==> flow/design.v <==
module mapper #(
    parameter DIM4_WIDTH = 8,  
    parameter DIM3_WIDTH = 8, 
    parameter DIM2_WIDTH = 8,  
    parameter DIM1_WIDTH = 8,
    parameter IDX4_WIDTH = 8,  
    parameter IDX3_WIDTH = 8, 
    parameter IDX2_WIDTH = 8,  
    parameter IDX1_WIDTH = 8,
    parameter ROW_MAJOR = 1,   
    parameter ADDR_WIDTH = 32 
)( 
    input  logic                        clk,            
    input  logic                        rst,            
    input  logic [DIM4_WIDTH - 1:0]     dim4, 
    input  logic [DIM3_WIDTH - 1:0]     dim3, 
    input  logic [DIM2_WIDTH - 1:0]     dim2,
    input  logic [DIM1_WIDTH - 1:0]     dim1,
    input  logic [IDX4_WIDTH - 1:0]     idx4,
    input  logic [IDX3_WIDTH - 1:0]     idx3, 
    input  logic [IDX2_WIDTH - 1:0]     idx2,
    input  logic [IDX1_WIDTH - 1:0]     idx1,
    input  logic [ADDR_WIDTH - 1:0]     base_addr,
    output logic [ADDR_WIDTH - 1:0]     addr
);
    logic [ADDR_WIDTH - 1:0] mult1_result, mult2_result, mult3_result;
    logic [ADDR_WIDTH - 1:0] dim3_dim2_dim1, dim2_dim1;
    logic [ADDR_WIDTH - 1:0] addr_temp;
    generate
        if (ROW_MAJOR) begin : row_major_block
            always_ff @(posedge clk or posedge rst) begin
                if (rst) begin
                    dim2_dim1 <= '0;
                    dim3_dim2_dim1 <= '0;
                end else begin
                    dim2_dim1 <= dim2 * dim1;
                    dim3_dim2_dim1 <= dim3 * dim2 * dim1;
                end
            end
            always_ff @(posedge clk or posedge rst) begin
                if (rst) begin
                    mult1_result <= '0;
                    mult2_result <= '0;
                    mult3_result <= '0;
                end else begin
                    mult1_result <= idx4 * dim3_dim2_dim1;
                    mult2_result <= idx3 * dim2_dim1;
                    mult3_result <= idx2 * dim1;
                end
            end
            always_ff @(posedge clk or posedge rst) begin
                if (rst) begin
                    addr_temp <= '0;
                end else begin
                    addr_temp <= base_addr + mult1_result + mult2_result + mult3_result + idx1;
                end
            end
        end else begin : column_major_block
            always_ff @(posedge clk or posedge rst) begin
                if (rst) begin
                    dim2_dim1 <= '0;
                    dim3_dim2_dim1 <= '0;
                end else begin
                    dim2_dim1 <= dim2 * dim1;
                    dim3_dim2_dim1 <= dim3 * dim2 * dim1;
                end
            end
            always_ff @(posedge clk or posedge rst) begin
                if (rst) begin
                    mult1_result <= '0;
                    mult2_result <= '0;
                    mult3_result <= '0;
                end else begin
                    mult1_result <= idx4 * dim3_dim2_dim1;
                    mult2_result <= idx3 * dim2_dim1;
                    mult3_result <= idx1 * dim2;
                end
            end
            always_ff @(posedge clk or posedge rst) begin
                if (rst) begin
                    addr_temp <= '0;
                end else begin
                    addr_temp <= base_addr + mult1_result + mult2_result + mult3_result + idx2;
                end
            end
        end
    endgenerate
    assign addr = addr_temp;
endmodule
clock: 7.96 ns
lec_check: 0
cap_margin: 20
core_margin: 2
core_utilization: 65
max_routing_layer: met4
setup_slack_margin: -0.59
slew_margin: 20
run.sh (not shown) runs the stock make flow with config.mk's settings and CLKGATE_MAP_FILE=.
The starting point completed and failed the layout checks on negative setup slack.
Rerun with:
--- a/flow/config.mk
+++ b/flow/config.mk
@@ -10,4 +10,2 @@
 export CORE_UTILIZATION = 65
-export MAX_ROUTING_LAYER = met4
-export SETUP_SLACK_MARGIN = -0.59
 export SLEW_MARGIN = 20
==> flow/constraint.sdc (replaced) <==
create_clock -name core_clock -period 11.2 [get_ports {clk}]
set_input_delay 2.2400 -clock core_clock [delete_from_list [all_inputs] [get_ports {clk}]]
set_output_delay 2.2400 -clock core_clock [all_outputs]
set_load 0.01 [all_outputs]
After rerunning: With this change the flow finished with timing, DRC and antenna clean. Cell area falls by a few percent. Flip-flop count is unchanged. Hold slack is worse by 0.021 ns. Register-to-register slack is better by 3.1 ns. Cell count falls by a few percent. Routed wire length falls by a few percent.
Rerun with:
--- a/flow/config.mk
+++ b/flow/config.mk
@@ -9,3 +9,3 @@
 export CORE_MARGIN = 2
-export CORE_UTILIZATION = 65
+export CORE_UTILIZATION = 40
 export SLEW_MARGIN = 20
Outcome: The changed run completed without violations; via count falls by 2.0%; register-to-register slack barely changes; fmax is lower by 1.7%.
Rerun with:
--- a/flow/config.mk
+++ b/flow/config.mk
@@ -9,3 +9,4 @@
 export CORE_MARGIN = 2
-export CORE_UTILIZATION = 40
+export CORE_UTILIZATION = 57
+export SETUP_SLACK_MARGIN = 2.13
 export SLEW_MARGIN = 20
==> flow/constraint.sdc (replaced) <==
create_clock -name core_clock -period 7.96 [get_ports {clk}]
set_input_delay 1.5920 -clock core_clock [delete_from_list [all_inputs] [get_ports {clk}]]
set_output_delay 1.5920 -clock core_clock [all_outputs]
set_load 0.01 [all_outputs]
What happened:
- The changed run finished with negative setup slack left
- cell count went down by about 3.3%
- die area fell by about 30%
- worst hold slack gets better by 0.069 ns
Rerun with:
--- a/flow/config.mk
+++ b/flow/config.mk
@@ -7,6 +7,5 @@
 export LEC_CHECK = 0
-export CAP_MARGIN = 20
+export CAP_MARGIN = 0
 export CORE_MARGIN = 2
-export CORE_UTILIZATION = 57
-export SETUP_SLACK_MARGIN = 2.13
+export CORE_UTILIZATION = 72
 export SLEW_MARGIN = 20
==> flow/constraint.sdc (replaced) <==
create_clock -name core_clock -period 6.22 [get_ports {clk}]
set_input_delay 1.2440 -clock core_clock [delete_from_list [all_inputs] [get_ports {clk}]]
set_output_delay 1.2440 -clock core_clock [all_outputs]
set_load 0.01 [all_outputs]
Result: The changed run produced a layout that fails on negative setup slack; register-to-register slack is worse by 1.7 ns; wire length climbs by roughly a tenth; final area climbs slightly; global-route usage climbs by 9.8 points; hold slack is worse by 0.023 ns; clock-buffer cell count does not change; die area drops by about a fifth; utilization climbs by 18 points; flip-flop count stays the same; cell count drops by a few percent; sequential share of layout area hardly moves.
Rerun with:
--- a/flow/config.mk
+++ b/flow/config.mk
@@ -7,5 +7,10 @@
 export LEC_CHECK = 0
-export CAP_MARGIN = 0
+export CAP_MARGIN = 20
+export CORE_ASPECT_RATIO = 0.91
 export CORE_MARGIN = 2
 export CORE_UTILIZATION = 72
+export CTS_CLUSTER_DIAMETER = 400
+export CTS_CLUSTER_SIZE = 10
+export PLACE_DENSITY = 0.37
 export SLEW_MARGIN = 20
+export TNS_END_PERCENT = 40
Outcome: The new run completed and failed the layout checks on negative setup slack; routed wire length shrinks by a few percent; via count shrinks slightly; cell count grows slightly; setup slack gets worse by 0.25 ns; area after synthesis is unchanged; final area shrinks slightly; utilization hardly moves; maximum frequency shrinks by a few percent.

* * *

Starts from the design.v that is shown in full above.
clock: 6.9 ns
lec_check: 0
abc_area: 1
cap_margin: 10
core_margin: 2
core_utilization: 72
cts_cluster_diameter: 221
cts_cluster_size: 70
place_density: 0.64
setup_slack_margin: -0.68
slew_margin: 20
The baseline finished with setup timing left.
Rerun with:
ABC_AREA = default   (was 1)
CAP_MARGIN = 20   (was 10)
CTS_CLUSTER_DIAMETER = default   (was 221)
CTS_CLUSTER_SIZE = default   (was 70)
PLACE_DENSITY = default   (was 0.64)
PLACE_DENSITY_LB_ADDON = 0.26   (was default)
SETUP_SLACK_MARGIN = default   (was -0.68)
clock period = 8.04 ns   (was 6.9 ns; I/O delays follow)
What happened: The new run reached the layout checks and failed them: setup timing. Worst setup slack improved by 0.28 ns. Wire length went down by 19%. Clock-buffer cell count decreases by 2.
Rerun with:
CORE_UTILIZATION = 61   (was 72)
CTS_CLUSTER_SIZE = 100   (was default)
PLACE_DENSITY_LB_ADDON = default   (was 0.26)
clock period = 18.4 ns   (was 8.04 ns; I/O delays follow)
After rerunning: The new run completed with no timing, DRC or antenna violations; critical path depth drops by 4; design area drops by 4.2%; clock skew stays flat; die size climbs by 18%; utilization drops by 16 points; register-to-register slack gets better by 10 ns; routed wire length drops by 6.6%; cell count drops by 0.43%.
Rerun with:
CORE_UTILIZATION = 40   (was 61)
CTS_CLUSTER_SIZE = default   (was 100)
SETUP_SLACK_MARGIN = 2.61   (was default)
clock period = 11.2 ns   (was 18.4 ns; I/O delays follow)
The new run finished clean.
Final cell count rises by roughly a tenth.
Routed wire length rises by a few percent.
Global-route usage falls by 9.4 points.
Clock-buffer cell count rises by 2.
Worst setup slack gets worse by 4.3 ns.
Area after synthesis does not change.

* * *

// mapper: RTL as listed in full above, without the edits since
clock: 12.0 ns
lec_check: 0
cap_margin: 25
cell_pad_in_sites_global_placement: 2
core_aspect_ratio: 1.75
core_margin: 2
core_utilization: 40
cts_cluster_size: 49
gpl_routability_driven: 0
gpl_timing_driven: 0
max_routing_layer: met5
place_density_lb_addon: 0.23
slew_margin: 30
tns_end_percent: 15
The baseline passed the timing, design-rule and antenna checks.
Next try:
- ABC_AREA: unset -> 0
- CAP_MARGIN: 25 -> 20
- CELL_PAD_IN_SITES_GLOBAL_PLACEMENT: 2 -> unset
- CORE_ASPECT_RATIO: 1.75 -> unset
- CORE_MARGIN: 2 -> 7
- CORE_UTILIZATION: 40 -> 59
- CTS_CLUSTER_DIAMETER: unset -> 361
- CTS_CLUSTER_SIZE: 49 -> 99
- GPL_ROUTABILITY_DRIVEN: 0 -> unset
- GPL_TIMING_DRIVEN: 0 -> unset
- HOLD_SLACK_MARGIN: unset -> -0.03
- MAX_ROUTING_LAYER: met5 -> met4
- PLACE_DENSITY: unset -> 0.83
- PLACE_DENSITY_LB_ADDON: 0.23 -> unset
- SLEW_MARGIN: 30 -> 20
The new run passed the timing, design-rule and antenna checks.
Routed wire length goes down by about a fifth.
Global-route usage goes up by 2.0 points.
Next try:
- ABC_AREA: 0 -> unset
- CORE_MARGIN: 7 -> 2
- CORE_UTILIZATION: 59 -> 40
- CTS_CLUSTER_DIAMETER: 361 -> unset
- CTS_CLUSTER_SIZE: 99 -> unset
- HOLD_SLACK_MARGIN: -0.03 -> unset
- MAX_ROUTING_LAYER: met4 -> unset
- PLACE_DENSITY: 0.83 -> unset
- TNS_END_PERCENT: 15 -> unset
Effect: Setup slack gets worse by 160 ps; final area is higher by 1.1%; area after synthesis stays the same; count of clock-buffer cells in the layout falls by 1; synthesized cell count is unchanged; core utilization fell by 21 points.
Next try:
- CORE_ASPECT_RATIO: unset -> 1.42
- CORE_MARGIN: 2 -> 7
- CORE_UTILIZATION: 40 -> 56
- CTS_CLUSTER_DIAMETER: unset -> 182
- CTS_CLUSTER_SIZE: unset -> 97
- PLACE_DENSITY: unset -> 0.41
- SETUP_SLACK_MARGIN: unset -> -1.19
- TNS_END_PERCENT: unset -> 5
Outcome: Synthesized area does not change; clock-buffer cell count decreases by 1; worst hold slack loses 26 ps.

* * *

Starts from the design.v that is shown in full above.
export LEC_CHECK = 0
export CAP_MARGIN = 10
export CELL_PAD_IN_SITES_DETAIL_PLACEMENT = 0
export CORE_MARGIN = 2
export CORE_UTILIZATION = 72
export CTS_CLUSTER_SIZE = 54
export HOLD_SLACK_MARGIN = 0.29
export MIN_ROUTING_LAYER = met1
export PLACE_DENSITY_LB_ADDON = 0.01
export SETUP_SLACK_MARGIN = -0.61
export SLEW_MARGIN = 40
export TNS_END_PERCENT = 55
create_clock -name core_clock -period 6.68 [get_ports {clk}]
The starting point produced a layout that fails on setup timing.
Then changed:
==> flow/config.mk (replaced) <==
export PLATFORM = sky130hd
export DESIGN_NAME = mapper
export DESIGN_NICKNAME = mapper
export VERILOG_FILES = /design/flow/design.v
export SDC_FILE = /design/flow/constraint.sdc
export NUM_CORES = 4
export LEC_CHECK = 0
export ABC_AREA = 1
export CAP_MARGIN = 10
export CORE_MARGIN = 2
export CORE_UTILIZATION = 72
export CTS_CLUSTER_DIAMETER = 221
export CTS_CLUSTER_SIZE = 73
export SETUP_SLACK_MARGIN = 1.33
export SLEW_MARGIN = 20
==> flow/constraint.sdc (replaced) <==
create_clock -name core_clock -period 9.8 [get_ports {clk}]
set_input_delay 1.9600 -clock core_clock [delete_from_list [all_inputs] [get_ports {clk}]]
set_output_delay 1.9600 -clock core_clock [all_outputs]
set_load 0.01 [all_outputs]
=>
- This time the run went through all stages and came out clean
- clock-buffer cell count climbs by 1
- core utilization drops by 4.6 points
- worst hold slack gets better by 53 ps
- wire length climbs by 5.3%
Then changed:
==> flow/config.mk (replaced) <==
export PLATFORM = sky130hd
export DESIGN_NAME = mapper
export DESIGN_NICKNAME = mapper
export VERILOG_FILES = /design/flow/design.v
export SDC_FILE = /design/flow/constraint.sdc
export NUM_CORES = 4
export LEC_CHECK = 0
export CAP_MARGIN = 0
export CORE_MARGIN = 2
export CORE_UTILIZATION = 72
export HOLD_SLACK_MARGIN = -0.1
export SLEW_MARGIN = 20
==> flow/constraint.sdc (replaced) <==
create_clock -name core_clock -period 6.22 [get_ports {clk}]
set_input_delay 1.2440 -clock core_clock [delete_from_list [all_inputs] [get_ports {clk}]]
set_output_delay 1.2440 -clock core_clock [all_outputs]
set_load 0.01 [all_outputs]
After rerunning:
- This time the run produced a layout that fails on setup timing
- wire length came out lower by about 4%
- final area came out lower by about 1.2%
- flip-flop count is unchanged
- final cell count went down by 21%
- area after synthesis shrinks by about 9%
- worst setup slack degrades by 3200 ps
- count of clock-buffer cells in the layout is unchanged
- register-to-register slack loses 4100 ps

* * *

Setup of job 2741:
// mapper: RTL as listed in full above, without the edits since
export LEC_CHECK = 0
export CAP_MARGIN = 40
export CORE_MARGIN = 2
export CORE_UTILIZATION = 72
export CTS_CLUSTER_SIZE = 39
export HOLD_SLACK_MARGIN = 0.3
export PLACE_DENSITY_LB_ADDON = 0.01
export SETUP_SLACK_MARGIN = 0.75
export SLEW_MARGIN = 20
create_clock -name core_clock -period 8.09 [get_ports {clk}]
Job 2741 ran in full, but the layout does not pass; the checks complain about setup timing.
### job 2741 -> job 7557
# job 2741
export LEC_CHECK = 0
export CAP_MARGIN = 40
export CORE_MARGIN = 2
export CORE_UTILIZATION = 72
export CTS_CLUSTER_SIZE = 39
export HOLD_SLACK_MARGIN = 0.3
export PLACE_DENSITY_LB_ADDON = 0.01
export SETUP_SLACK_MARGIN = 0.75
export SLEW_MARGIN = 20
create_clock -name core_clock -period 8.09 [get_ports {clk}]
# job 7557
export LEC_CHECK = 0
export CAP_MARGIN = 20
export CORE_MARGIN = 2
export CORE_UTILIZATION = 58
export SLEW_MARGIN = 20
create_clock -name core_clock -period 6.22 [get_ports {clk}]
Notes after the runs:
Worst setup slack: job 7557 < job 2741. Job 7557 -> job 2741: number of clock buffers inserted by TritonCTS delta 0, exact match. Of the runs job 2741 and job 7557, none of them finished clean. Looking at highest layer used for signal routing, the met4 result is from job 2741; the met5 one comes from job 7557. Compared with job 2741, non-clock buffer count in job 7557 increased by more than a quarter. From job 2741 to job 7557, number of remaining DRC errors did not move at all. Summary of job 7557 over job 2741: detailed-route vias per instance down 8.2%.

* * *

// mapper: RTL as listed in full above, without the edits since
Settings: LEC_CHECK=0, ABC_AREA=0, CAP_MARGIN=20, CELL_PAD_IN_SITES_DETAIL_PLACEMENT=2, CORE_MARGIN=10, CORE_UTILIZATION=35, CTS_CLUSTER_DIAMETER=158, GPL_TIMING_DRIVEN=0, MAX_ROUTING_LAYER=met5, MIN_ROUTING_LAYER=met1, PLACE_DENSITY=0.77, SLEW_MARGIN=20, TNS_END_PERCENT=40; clock period 20.0 ns.
==> next run, changes <==
==> flow/config.mk (replaced) <==
export PLATFORM = sky130hd
export DESIGN_NAME = mapper
export DESIGN_NICKNAME = mapper
export VERILOG_FILES = /design/flow/design.v
export SDC_FILE = /design/flow/constraint.sdc
export NUM_CORES = 4
export LEC_CHECK = 0
export ABC_AREA = 1
export CAP_MARGIN = 20
export CELL_PAD_IN_SITES_DETAIL_PLACEMENT = 2
export CORE_MARGIN = 10
export CORE_UTILIZATION = 38
export CTS_CLUSTER_DIAMETER = 158
export MAX_ROUTING_LAYER = met4
export MIN_ROUTING_LAYER = met1
export PLACE_DENSITY = 0.77
export SETUP_SLACK_MARGIN = 2.34
export SLEW_MARGIN = 20
export TNS_END_PERCENT = 40
Outcome:
- The new run aborted during global routing
- area after synthesis is higher by 9.5%
- die size is higher by 0.83%
- synthesized cell count is higher by 40%
